Setup of the previous run:
## ahb_to_apb_bridge
module ahb_to_apb_bridge
#(
        parameter AHB_AW = 32,
        parameter APB_AW = 32,
        parameter AHB_DW = 32,
        parameter APB_DW = 8,
        parameter FIFO_SIZE = 8
)
(
        HCLK,        
        HRESETn,     
        HADDR,       
        HSIZE,       
        HWDATA,      
        HWRITE,      
        HRDATA,      
        HREADY,      
        HRESP,       
        HSELAPB,     
        PADDR,       
        PSEL,        
        PENABLE,     
        PWRITE,      
        PWDATA,      
        PRDATA,      
        PREADY,      
        PSLVERR      
);
Settings: LEC_CHECK=0, ABC_AREA=1, CAP_MARGIN=20, CELL_PAD_IN_SITES_GLOBAL_PLACEMENT=0, CORE_ASPECT_RATIO=0.87, CORE_MARGIN=2, CORE_UTILIZATION=72, CTS_CLUSTER_DIAMETER=42, CTS_CLUSTER_SIZE=29, MAX_ROUTING_LAYER=met4, PLACE_DENSITY_LB_ADDON=0.26, SETUP_SLACK_MARGIN=0.51, SLEW_MARGIN=20; clock period 2.91 ns.
run.sh (not shown) runs the stock make flow with config.mk's settings and CLKGATE_MAP_FILE=.
No final results exist for the previous run, since it was stopped by error ODB-0269 during global routing.
For the current run, these inputs were changed with respect to the previous run:
# the previous run
export LEC_CHECK = 0
export ABC_AREA = 1
export CAP_MARGIN = 20
export CELL_PAD_IN_SITES_GLOBAL_PLACEMENT = 0
export CORE_ASPECT_RATIO = 0.87
export CORE_MARGIN = 2
export CORE_UTILIZATION = 72
export CTS_CLUSTER_DIAMETER = 42
export CTS_CLUSTER_SIZE = 29
export MAX_ROUTING_LAYER = met4
export PLACE_DENSITY_LB_ADDON = 0.26
export SETUP_SLACK_MARGIN = 0.51
export SLEW_MARGIN = 20
create_clock -name core_clock -period 2.91 [get_ports {HCLK}]
# the current run
export LEC_CHECK = 0
export ABC_AREA = 1
export CAP_MARGIN = 0
export CELL_PAD_IN_SITES_GLOBAL_PLACEMENT = 0
export CORE_ASPECT_RATIO = 0.87
export CORE_MARGIN = 2
export CORE_UTILIZATION = 72
export CTS_CLUSTER_DIAMETER = 42
export CTS_CLUSTER_SIZE = 29
export MAX_ROUTING_LAYER = met4
export PLACE_DENSITY = 0.64
export SETUP_SLACK_MARGIN = 0.84
export SLEW_MARGIN = 20
create_clock -name core_clock -period 2.91 [get_ports {HCLK}]
### Flow results
- In the current run the implementation ran to completion but is not tape-out ready, as the final checks report setup timing.
- Reported for the current run and the previous run, area fraction in mux cells turned out identical to the last digit.
- Between the previous run and the current run, the flow reports post-cts sizing count increasing by more than half.
- Comparing the current run against the previous run, there is no change at all in xor and xnor fraction of the mapped netlist area.
- Delta (the current run minus the previous run): yosys-reported design area after synthesis shows no meaningful change, simple logic cell fraction of the synthesized area closely matched the old numbers.
- In the metrics for the current run and the previous run, the one carrying the lower detailed-placement wirelength estimate is the current run.
- Comparing the current run and the previous run, the higher final weighted congestion in routability-driven placement is on the previous run.
- Synthesized area came out exactly the same in the current run and the previous run.
- Worst setup slack after placement: the current run worse than the previous run
- Cell count after placement for the current run: about 0.44% up relative to the previous run


ahb_to_apb_bridge again, from the RTL that the note above started with.
export LEC_CHECK = 0
export ABC_AREA = 1
export CAP_MARGIN = 5
export CELL_PAD_IN_SITES_DETAIL_PLACEMENT = 1
export CELL_PAD_IN_SITES_GLOBAL_PLACEMENT = 2
export CORE_ASPECT_RATIO = 0.52
export CORE_MARGIN = 10
export CORE_UTILIZATION = 49
export CTS_CLUSTER_DIAMETER = 42
export CTS_CLUSTER_SIZE = 78
export MAX_ROUTING_LAYER = met5
export MIN_ROUTING_LAYER = met2
export PLACE_DENSITY_LB_ADDON = 0.26
export SETUP_SLACK_MARGIN = 0.74
export SLEW_MARGIN = 10
export TNS_END_PERCENT = 80
create_clock -name core_clock -period 7.14 [get_ports {HCLK}]
Edit:
- ABC_AREA: 1 -> default
- CAP_MARGIN: 5 -> 20
- CELL_PAD_IN_SITES_DETAIL_PLACEMENT: 1 -> default
- CELL_PAD_IN_SITES_GLOBAL_PLACEMENT: 2 -> default
- CORE_ASPECT_RATIO: 0.52 -> default
- CORE_MARGIN: 10 -> 2
- CORE_UTILIZATION: 49 -> 34
- CTS_CLUSTER_DIAMETER: 42 -> default
- CTS_CLUSTER_SIZE: 78 -> default
- MAX_ROUTING_LAYER: met5 -> default
- MIN_ROUTING_LAYER: met2 -> default
- PLACE_DENSITY_LB_ADDON: 0.26 -> default
- SETUP_SLACK_MARGIN: 0.74 -> default
- SLEW_MARGIN: 10 -> 20
- TNS_END_PERCENT: 80 -> default
- clock period: 7.14 -> 5.23 ns (I/O delays scaled with it)
The new run completed without violations; die size went up by 19%; cell area went down by about 1.4%; via count went down by about 50%.
Edit:
- CORE_UTILIZATION: 34 -> 40
- clock period: 5.23 -> 6.0 ns (I/O delays scaled with it)
What happened:
- The changed run finished clean
- total power decreases by 12%
- die size decreases by 15%
- clock skew decreases by 8.0 ps
- wire length decreases by 3.2%
- via count stays flat
Edit:
- ABC_AREA: default -> 1
- CORE_ASPECT_RATIO: default -> 1.33
- CORE_UTILIZATION: 40 -> 72
- CTS_CLUSTER_DIAMETER: default -> 345
- PLACE_DENSITY: default -> 0.42
- clock period: 6.0 -> 2.37 ns (I/O delays scaled with it)
Outcome:
- The new run finished but failed the layout checks on setup timing
- cell count increases by 36%
- cell area came out higher by 9.9%
- die area decreases by 41%
- count of clock-buffer cells in the layout drops by 19
- power rose to 4.2 times its value
- routed wire length increases by 75%
- clock power goes up by 150%


== P ==
ahb_to_apb_bridge again, from the RTL that the note above started with.
## ahb_to_apb_bridge
module ahb_to_apb_bridge
#(
        parameter AHB_AW = 32,
        parameter APB_AW = 32,
        parameter AHB_DW = 32,
        parameter APB_DW = 8,
        parameter FIFO_SIZE = 8
)
(
        HCLK,        
        HRESETn,     
        HADDR,       
        HSIZE,       
        HWDATA,      
        HWRITE,      
        HRDATA,      
        HREADY,      
        HRESP,       
        HSELAPB,     
        PADDR,       
        PSEL,        
        PENABLE,     
        PWRITE,      
        PWDATA,      
        PRDATA,      
        PREADY,      
        PSLVERR      
);
clock: 3.09 ns
lec_check: 0
cap_margin: 20
core_margin: 2
core_utilization: 72
cts_cluster_diameter: 342
cts_cluster_size: 14
place_density_lb_addon: 0.06
setup_slack_margin: 0.9
slew_margin: 20
P completed end to end; final checks failed (setup timing).
The inputs of Q differ from those of P as listed below.
Settings: CTS_CLUSTER_DIAMETER removed (was 342); CORE_UTILIZATION changed from 72 to 66; PLACE_DENSITY_LB_ADDON removed (was 0.06); SETUP_SLACK_MARGIN removed (was 0.9); CTS_CLUSTER_SIZE removed (was 14); the clock period (ns, I/O delays scaled along) changed from 3.09 to 2.9.
--- outcome ---
- Q -> stages 100% | layout checks FAIL | setup timing
- Power ended up 13% higher on Q than on P.
- Compared with P, in Q number of setup violations in the final report rose 401, slew at the pin with the worst max-slew slack fell 0.048 ns, required time reported for the critical path endpoint fell 0.15 ns.
- Largest net degree at the start of global routing came out higher on Q than on P.
- As of Q, total detailed-routing wirelength had fallen by more than 10% compared to P.
- Diff P -> Q: site row count went up by 4.3%, area of the die saw an increase, power in sequential cells saw an increase, synthesis-to-layout area growth +3.7 points, wire length of the first global-routing pass shows a reduction of 8500 um.
> inputs changed (Q -> R)
Settings: putting TNS_END_PERCENT at 10 where nothing was set; putting ABC_AREA at 1 where nothing was set; swapping 66 for 72 in CORE_UTILIZATION.
[summary]
R -> stages 100% | layout checks FAIL | setup timing. Changes observed in R relative to Q: combined area of all synthesized cells now sits higher; shortest period the worst path allows now sits lower; number of flops mapped to enable cells by yosys now sits at about the same level; non-clock buffer count now sits lower. Wire length of the first global-routing pass of R exceeds that of Q by more than a quarter. In the flow results for R and Q, the filler cell count in the final layout is larger on Q.
Here is what was changed in the inputs of S compared with R.
Settings: setting SETUP_SLACK_MARGIN to 0.45 for the first time; removing TNS_END_PERCENT (formerly 10); removing ABC_AREA (formerly 1); setting CTS_CLUSTER_DIAMETER to 93 for the first time; setting CTS_CLUSTER_SIZE to 14 for the first time; changing CAP_MARGIN from 20 to 0.
--- outcome ---
[flow] S | stages: complete | final checks: fail | reason: setup timing
Compare R and S | register fraction of the total cell area lower: R
Compared with R, in S power down about 40%, non-clock buffer count now sits higher.
registers as the top power group was reported by S, and combinational logic by R.
Relative to R, S improves iteration-0 DRC count of the detailed router.
Side by side, share of the clock period used by the worst path after layout turned out higher in S than in R.
Input-level comparison between T and S:
Settings: swapping 20 for 30 in SLEW_MARGIN; putting CORE_ASPECT_RATIO at 0.5 where nothing was set; putting PLACE_DENSITY at 0.42 where nothing was set; swapping 0.45 for 0.86 in SETUP_SLACK_MARGIN; swapping 14 for 10 in CTS_CLUSTER_SIZE; putting ABC_AREA at 1 where nothing was set; putting TNS_END_PERCENT at 10 where nothing was set; swapping 93 for 50 in CTS_CLUSTER_DIAMETER; swapping 0 for 20 in CAP_MARGIN.
Results
STATUS wire length of the first global-routing pass: T loses against S. In S the implementation ran to completion but is not tape-out ready, as the final checks report setup timing. T: all stages done; final checks FAILED (setup timing). Summary of T over S: total clock buffers created by CTS rose about 45%; average wire per cell in the routed design fell about 8%; number of fill cells rose 51. The worst ir drop on vdd in T sits 36% above the value recorded for S. Between S and T, the flow reports number of placed instances, taps included increasing by more than half. Compared T vs S, and maximum frequency is down in T. T ended up with a higher net count of the finished layout than S did. Diff S -> T | final area | up by a little under 10%. T ends up with a cell count listed in synth_stat.txt that is about 80% higher than in S.


raven:
ahb_to_apb_bridge again, from the RTL that the note above started with.
clock: 7.14 ns
lec_check: 0
abc_area: 0
cap_margin: 40
cell_pad_in_sites_detail_placement: 1
cell_pad_in_sites_global_placement: 2
core_aspect_ratio: 0.52
core_margin: 10
core_utilization: 49
cts_cluster_diameter: 42
cts_cluster_size: 78
max_routing_layer: met5
place_density_lb_addon: 0.26
setup_slack_margin: 0.74
slew_margin: 10
tns_end_percent: 80
Changes in indigo relative to raven:
Settings: PLACE_DENSITY_LB_ADDON: 0.26 -> unset; PLACE_DENSITY: unset -> 0.42; SLEW_MARGIN: 10 -> 20; CORE_ASPECT_RATIO: 0.52 -> unset; CTS_CLUSTER_SIZE: 78 -> unset; CORE_MARGIN: 10 -> 2; CORE_UTILIZATION: 49 -> 72; TNS_END_PERCENT: 80 -> unset; CTS_CLUSTER_DIAMETER: 42 -> unset; CELL_PAD_IN_SITES_DETAIL_PLACEMENT: 1 -> unset; CAP_MARGIN: 40 -> 20; ABC_AREA: 0 -> 1; CELL_PAD_IN_SITES_GLOBAL_PLACEMENT: 2 -> unset; MAX_ROUTING_LAYER: met5 -> unset; SETUP_SLACK_MARGIN: 0.74 -> unset; the clock period (ns, I/O delays scaled along): 7.14 -> 2.77.
Notes after the runs:
- Of raven and indigo, just one finished clean: raven.
- raven -> indigo: cell count increased by more than a quarter
- Area after synthesis ended up 1300 µm² higher on indigo than on raven.
- The higher combinational group share of total power came out of indigo.
- indigo ends up with lower pre-CTS setup slack than raven does.
- When the final numbers for raven and indigo were put side by side, the cts-stage hold buffer count turned out to be greater in indigo.
- Chip area estimate from yosys synthesis, indigo vs raven: up by a few percent
- Re cell internal power dissipation: raven and indigo aren't equal, and the lower value belongs to raven.
- Comparing the two runs side by side, indigo comes out behind raven on worst path setup slack after routing.
- For total power divided by cell area, dividing the value from indigo by the value from raven gives 4.0.
- Re cell total in the yosys stat output: indigo is 81% up on raven.
- The run showing the greater placed wire-length estimate is indigo.
[inputs] zinc vs indigo
Settings: CORE_UTILIZATION: 72 -> 66; ABC_AREA: 1 -> unset; CTS_CLUSTER_DIAMETER: unset -> 366; PLACE_DENSITY: 0.42 -> unset; the clock period (ns, I/O delays scaled along): 2.77 -> 2.92.
==> results <==
Nothing crashed in zinc and all stages finished; the problem is that the final layout failed, the offending checks being negative setup slack.
Net count of the mapped netlist down 43% in zinc wrt indigo
Cmp zinc vs indigo: basic-gate share of the synthesized area counting and, or, nand and nor cells lower in zinc
The higher height of the die of indigo and zinc is in zinc.
zinc vs. indigo: portion of the clock cycle consumed by the worst path in the final layout went down by 8.5 points.
Total cell area at the placement stage: indigo and zinc compared, higher one is indigo
Combinational power share: lower on zinc
Sort indigo and zinc by TritonCTS buffer count, ascending, and zinc comes first.
| area growth from synthesis to layout | zinc vs indigo | 2.2 points lower |
Summary of zinc over indigo: maximum clock path buffer count shows no meaningful change; final cell count decreased 1111; post-route total power shrank by 17 mW.
A uppermost signal routing layer after detailed routing of met5 is what indigo shows, while met4 belongs to zinc.
The following lists how amber was set up differently from zinc:
Settings: CORE_UTILIZATION now 40, was 66; SETUP_SLACK_MARGIN now -0.49, previously not set; CTS_CLUSTER_DIAMETER no longer set, was 366; the clock period (ns, I/O delays scaled along) now 5.23, was 2.92.
Results
- amber went all the way through the flow, and no timing, DRC or antenna check failed.
- From zinc to amber, post-synthesis cell type count did not move at all.
- Across both runs, synthesis-to-finish area growth was lower for amber than for zinc.
- Compared with zinc, amber shows a lower cell area after placement.
- The higher die extent in x of amber and zinc is in amber.
- Status: number of H-tree levels parity (amber, zinc)
- Diff amber and zinc: setup slack higher in amber
Power figures rest on the tool's default switching activity, not on a simulated workload.
